==> exp/delta: inputs <==
==> flow/design.v <==
`timescale 1ns / 1ps
module scrambler
 #(parameter WIDTH = 32,
   parameter SEED = 7'b1111111)
  (input aclk,
   input aresetn,
   input [WIDTH-1:0] s_axis_tdata,
   input [3:0] s_axis_tuser,
   input s_axis_tvalid,
   output s_axis_tready,
   input s_axis_tlast,
   output reg [WIDTH-1:0] m_axis_tdata,
   output reg [3:0] m_axis_tuser,
   output reg m_axis_tvalid,
   input m_axis_tready,
   output reg m_axis_tlast);
  localparam TAIL_MASK = {{7{1'b0}}, {(WIDTH-7){1'b1}}};
  wire axis_tready_int = m_axis_tready;
  assign s_axis_tready = axis_tready_int;
  wire m_handshake = m_axis_tvalid && axis_tready_int;
  wire s_handshake = s_axis_tvalid && axis_tready_int;
  reg [6:0] lfsr;
  wire [WIDTH-1:0] fb;
  genvar i;
  generate
    for (i = 0; i < WIDTH; i = i + 1) begin : gen_feedback
      if (i < 4)
        assign fb[i] = lfsr[i+3] ^ lfsr[i];
      else if (i < 7)
        assign fb[i] = lfsr[i] ^ fb[i-4];
      else
        assign fb[i] = fb[i-7] ^ fb[i-4];
    end
  endgenerate
  always @(posedge aclk)
    if (~aresetn) begin
      m_axis_tdata <= {WIDTH{1'b0}};
      m_axis_tuser <= 4'h0;
      m_axis_tlast <= 1'b0;
      m_axis_tvalid <= 1'b0;
    end
    else if (s_handshake) begin
      if (s_axis_tlast)
        m_axis_tdata <= (s_axis_tdata ^ fb) & TAIL_MASK;
      else
        m_axis_tdata <= s_axis_tdata ^ fb;
      m_axis_tuser <= s_axis_tuser;
      m_axis_tlast <= s_axis_tlast;
      m_axis_tvalid <= 1'b1;
    end
    else if (m_handshake)
      m_axis_tvalid <= 1'b0;
  always @(posedge aclk)
    if (~aresetn)
      lfsr <= SEED;
    else if (s_handshake)
      lfsr <= fb[WIDTH-1:WIDTH-7];
endmodule
`timescale 1ns / 1ps
module encoder
 #(parameter WIDTH = 24)
  (input aclk,
   input aresetn,
   input [WIDTH-1:0] s_axis_tdata,
   input [3:0] s_axis_tuser,
   input s_axis_tvalid,
   output s_axis_tready,
   input s_axis_tlast,
   output reg [2*WIDTH-1:0] m_axis_tdata,
   output reg [3:0] m_axis_tuser,
   output reg m_axis_tvalid,
   input m_axis_tready,
   output reg m_axis_tlast);
  localparam HISTSIZE = 6;
  wire axis_tready_int = m_axis_tready;
  assign s_axis_tready = axis_tready_int;
  wire m_handshake = m_axis_tvalid && axis_tready_int;
  wire s_handshake = s_axis_tvalid && axis_tready_int;
  reg [2*WIDTH-1:0] m_axis_tdata_int;
  wire [WIDTH-1:0] g0;
  wire [WIDTH-1:0] g1;
  wire [2*WIDTH-1:0] hr;
  wire [2*WIDTH-1:0] tfr;
  wire [2*WIDTH-1:0] ttr;
  reg [HISTSIZE-1:0] history;
  wire [WIDTH+HISTSIZE-1:0] operand = {s_axis_tdata, history};
  genvar i;
  generate
    for (i = 0; i < WIDTH; i = i + 1) begin : gen_poly
      assign g0[i] = operand[i+6] ^ operand[i+4] ^ operand[i+3] ^ operand[i+1] ^ operand[i];
      assign g1[i] = g0[i] ^ operand[i+5] ^ operand[i+1];
    end
    for (i = 0; i < 2*WIDTH-1; i = i + 2) begin : gen_half_rate
      assign hr[i]   = g0[i/2];
      assign hr[i+1] = g1[i/2];
    end
    for (i = 0; i < 3*WIDTH/2-2; i = i + 3) begin : gen_two_thirds
      assign ttr[i]   = g0[2*(i/3)];
      assign ttr[i+1] = g1[2*(i/3)];
      assign ttr[i+2] = g0[2*(i/3)+1];
    end
    for (i = 0; i < 4*WIDTH/3-3; i = i + 4) begin : gen_three_fourths
      assign tfr[i]   = g0[i-i/4];
      assign tfr[i+1] = g1[i-i/4];
      assign tfr[i+2] = g0[i-i/4+1];
      assign tfr[i+3] = g1[i-i/4+2];
    end
  endgenerate
  assign ttr[2*WIDTH-1:3*WIDTH/2] = 0;
  assign tfr[2*WIDTH-1:4*WIDTH/3] = 0;
  always @*
    case (s_axis_tuser)
      4'b1111, 4'b0111, 4'b1011, 4'b0011:
        m_axis_tdata_int = tfr;
      4'b0001:
        m_axis_tdata_int = ttr;
      default:
        m_axis_tdata_int = hr;
    endcase
  always @(posedge aclk)
    if (~aresetn) begin
      m_axis_tdata <= {2*WIDTH{1'b0}};
      m_axis_tuser <= 4'h0;
      m_axis_tlast <= 1'b0;
      m_axis_tvalid <= 1'b0;
    end
    else if (s_handshake) begin
      m_axis_tdata <= m_axis_tdata_int;
      m_axis_tuser <= s_axis_tuser;
      m_axis_tlast <= s_axis_tlast;
      m_axis_tvalid <= 1'b1;
    end
    else if (m_handshake)
      m_axis_tvalid <= 1'b0;
  always @(posedge aclk)
    if (~aresetn)
      history <= {HISTSIZE{1'b0}};
    else if (s_handshake)
      history <= s_axis_tdata[WIDTH-1:WIDTH-HISTSIZE];
endmodule
`timescale 1ns / 1ps
module system
  #(parameter WIDTH = 24)
   (input aclk,
    input aresetn,
    input [WIDTH-1:0] s_axis_tdata,
    input s_axis_tvalid,
    output s_axis_tready,
    input s_axis_tlast,
    input [3:0] s_axis_tuser,
    output [2*WIDTH-1:0] m_axis_tdata,
    output m_axis_tvalid,
    input m_axis_tready,
    output m_axis_tlast,
    output [3:0] m_axis_tuser);
    localparam SEED = 7'b1011101;
    wire [WIDTH-1:0] s2e_tdata;
    wire s2e_tvalid;
    wire s2e_tready;
    wire s2e_tlast;
    wire [3:0] s2e_tuser;
    scrambler #(.WIDTH(WIDTH), .SEED(SEED)) scrambler_i(
        .aclk(aclk),
        .aresetn(aresetn),
        .s_axis_tdata(s_axis_tdata),
        .s_axis_tvalid(s_axis_tvalid),
        .s_axis_tready(s_axis_tready),
        .s_axis_tuser(s_axis_tuser),
        .s_axis_tlast(s_axis_tlast),
        .m_axis_tdata(s2e_tdata),
        .m_axis_tvalid(s2e_tvalid),
        .m_axis_tready(s2e_tready),
        .m_axis_tuser(s2e_tuser),
        .m_axis_tlast(s2e_tlast)
    );
    encoder #(.WIDTH(WIDTH)) encoder_i(
        .aclk(aclk),
        .aresetn(aresetn),
        .s_axis_tdata(s2e_tdata),
        .s_axis_tvalid(s2e_tvalid),
        .s_axis_tready(s2e_tready),
        .s_axis_tuser(s2e_tuser),
        .s_axis_tlast(s2e_tlast),
        .m_axis_tdata(m_axis_tdata),
        .m_axis_tvalid(m_axis_tvalid),
        .m_axis_tready(m_axis_tready),
        .m_axis_tuser(m_axis_tuser),
        .m_axis_tlast(m_axis_tlast)
    );
endmodule
==> flow/run.sh <==
#!/bin/bash
# the make line also repeats each setting of config.mk as NAME=value (left out here)
make -C /OpenROAD-flow-scripts/flow DESIGN_CONFIG=/design/flow/config.mk WORK_HOME=/design/flow/orfs CLKGATE_MAP_FILE= finish
==> flow/config.mk <==
export PLATFORM = sky130hd
export DESIGN_NAME = system
export DESIGN_NICKNAME = system
export VERILOG_FILES = /design/flow/design.v
export SDC_FILE = /design/flow/constraint.sdc
export NUM_CORES = 4
export LEC_CHECK = 0
export CAP_MARGIN = 0
export CORE_ASPECT_RATIO = 0.5
export CORE_MARGIN = 10
export CORE_UTILIZATION = 57
export CTS_CLUSTER_DIAMETER = 209
export CTS_CLUSTER_SIZE = 98
export GPL_TIMING_DRIVEN = 1
export MAX_ROUTING_LAYER = met4
export PLACE_DENSITY = 0.35
export SLEW_MARGIN = 20
export TNS_END_PERCENT = 15
==> flow/constraint.sdc <==
create_clock -name core_clock -period 3.34 [get_ports {aclk}]
set_input_delay 0.6680 -clock core_clock [delete_from_list [all_inputs] [get_ports {aclk}]]
set_output_delay 0.6680 -clock core_clock [all_outputs]
set_load 0.01 [all_outputs]
==> inputs of exp/nickel, as changes to exp/delta <==
- CAP_MARGIN: 0 -> 20
- CELL_PAD_IN_SITES_GLOBAL_PLACEMENT: unset -> 1
- CORE_MARGIN: 10 -> 7
- CORE_UTILIZATION: 57 -> 48
- SETUP_SLACK_MARGIN: unset -> 0.94
==> inputs of exp/violet, as changes to exp/delta <==
- CAP_MARGIN: 0 -> 40
- CORE_ASPECT_RATIO: 0.5 -> unset
- CORE_MARGIN: 10 -> 2
- CORE_UTILIZATION: 57 -> 66
- CTS_CLUSTER_DIAMETER: 209 -> unset
- CTS_CLUSTER_SIZE: 98 -> unset
- GPL_TIMING_DRIVEN: 1 -> unset
- HOLD_SLACK_MARGIN: unset -> 0.3
- MAX_ROUTING_LAYER: met4 -> unset
- PLACE_DENSITY: 0.35 -> unset
- TNS_END_PERCENT: 15 -> unset
==> flow/constraint.sdc (replaced) <==
create_clock -name core_clock -period 1.67 [get_ports {aclk}]
set_input_delay 0.3340 -clock core_clock [delete_from_list [all_inputs] [get_ports {aclk}]]
set_output_delay 0.3340 -clock core_clock [all_outputs]
set_load 0.01 [all_outputs]
==> comparison table <==
Run status: exp/violet did not finish; exp/delta timing/DRC/antenna clean; exp/nickel timing/DRC/antenna clean
Failing step: exp/violet global routing; exp/delta -; exp/nickel -
Combinational share of power: exp/violet -; exp/delta 32.7%; exp/nickel 33.3%
MI comb area: exp/violet -; exp/delta 3790 um2; exp/nickel 3790 um2
Count of inserted antenna diode cells: exp/violet -; exp/delta 0; exp/nickel 0
Buf/Inv on CP: exp/violet -; exp/delta 2; exp/nickel 2
Max incr delay on CP: exp/violet -; exp/delta 0.61 ns; exp/nickel 0.59 ns
Final Cycle Share: exp/violet -; exp/delta 75.9%; exp/nickel 68.4%
Core Rows: exp/violet 34; exp/delta 26; exp/nickel 28
Met1 wire length: exp/violet -; exp/delta 8690 um; exp/nickel 9470 um
Tool warning count: exp/violet -; exp/delta 28; exp/nickel 28
Clock group: exp/violet -; exp/delta 1.17 mW; exp/nickel 1.15 mW
Standard cell area after detailed placement: exp/violet 7770 um2; exp/delta 6890 um2; exp/nickel 6930 um2
Post-Place Worst Slack: exp/violet -0.274 ns; exp/delta 0.794 ns; exp/nickel 0.779 ns
VDD IR-drop max: exp/violet -; exp/delta 307 uV; exp/nickel 366 uV
Power figures rest on the tool's default switching activity, not on a simulated workload.
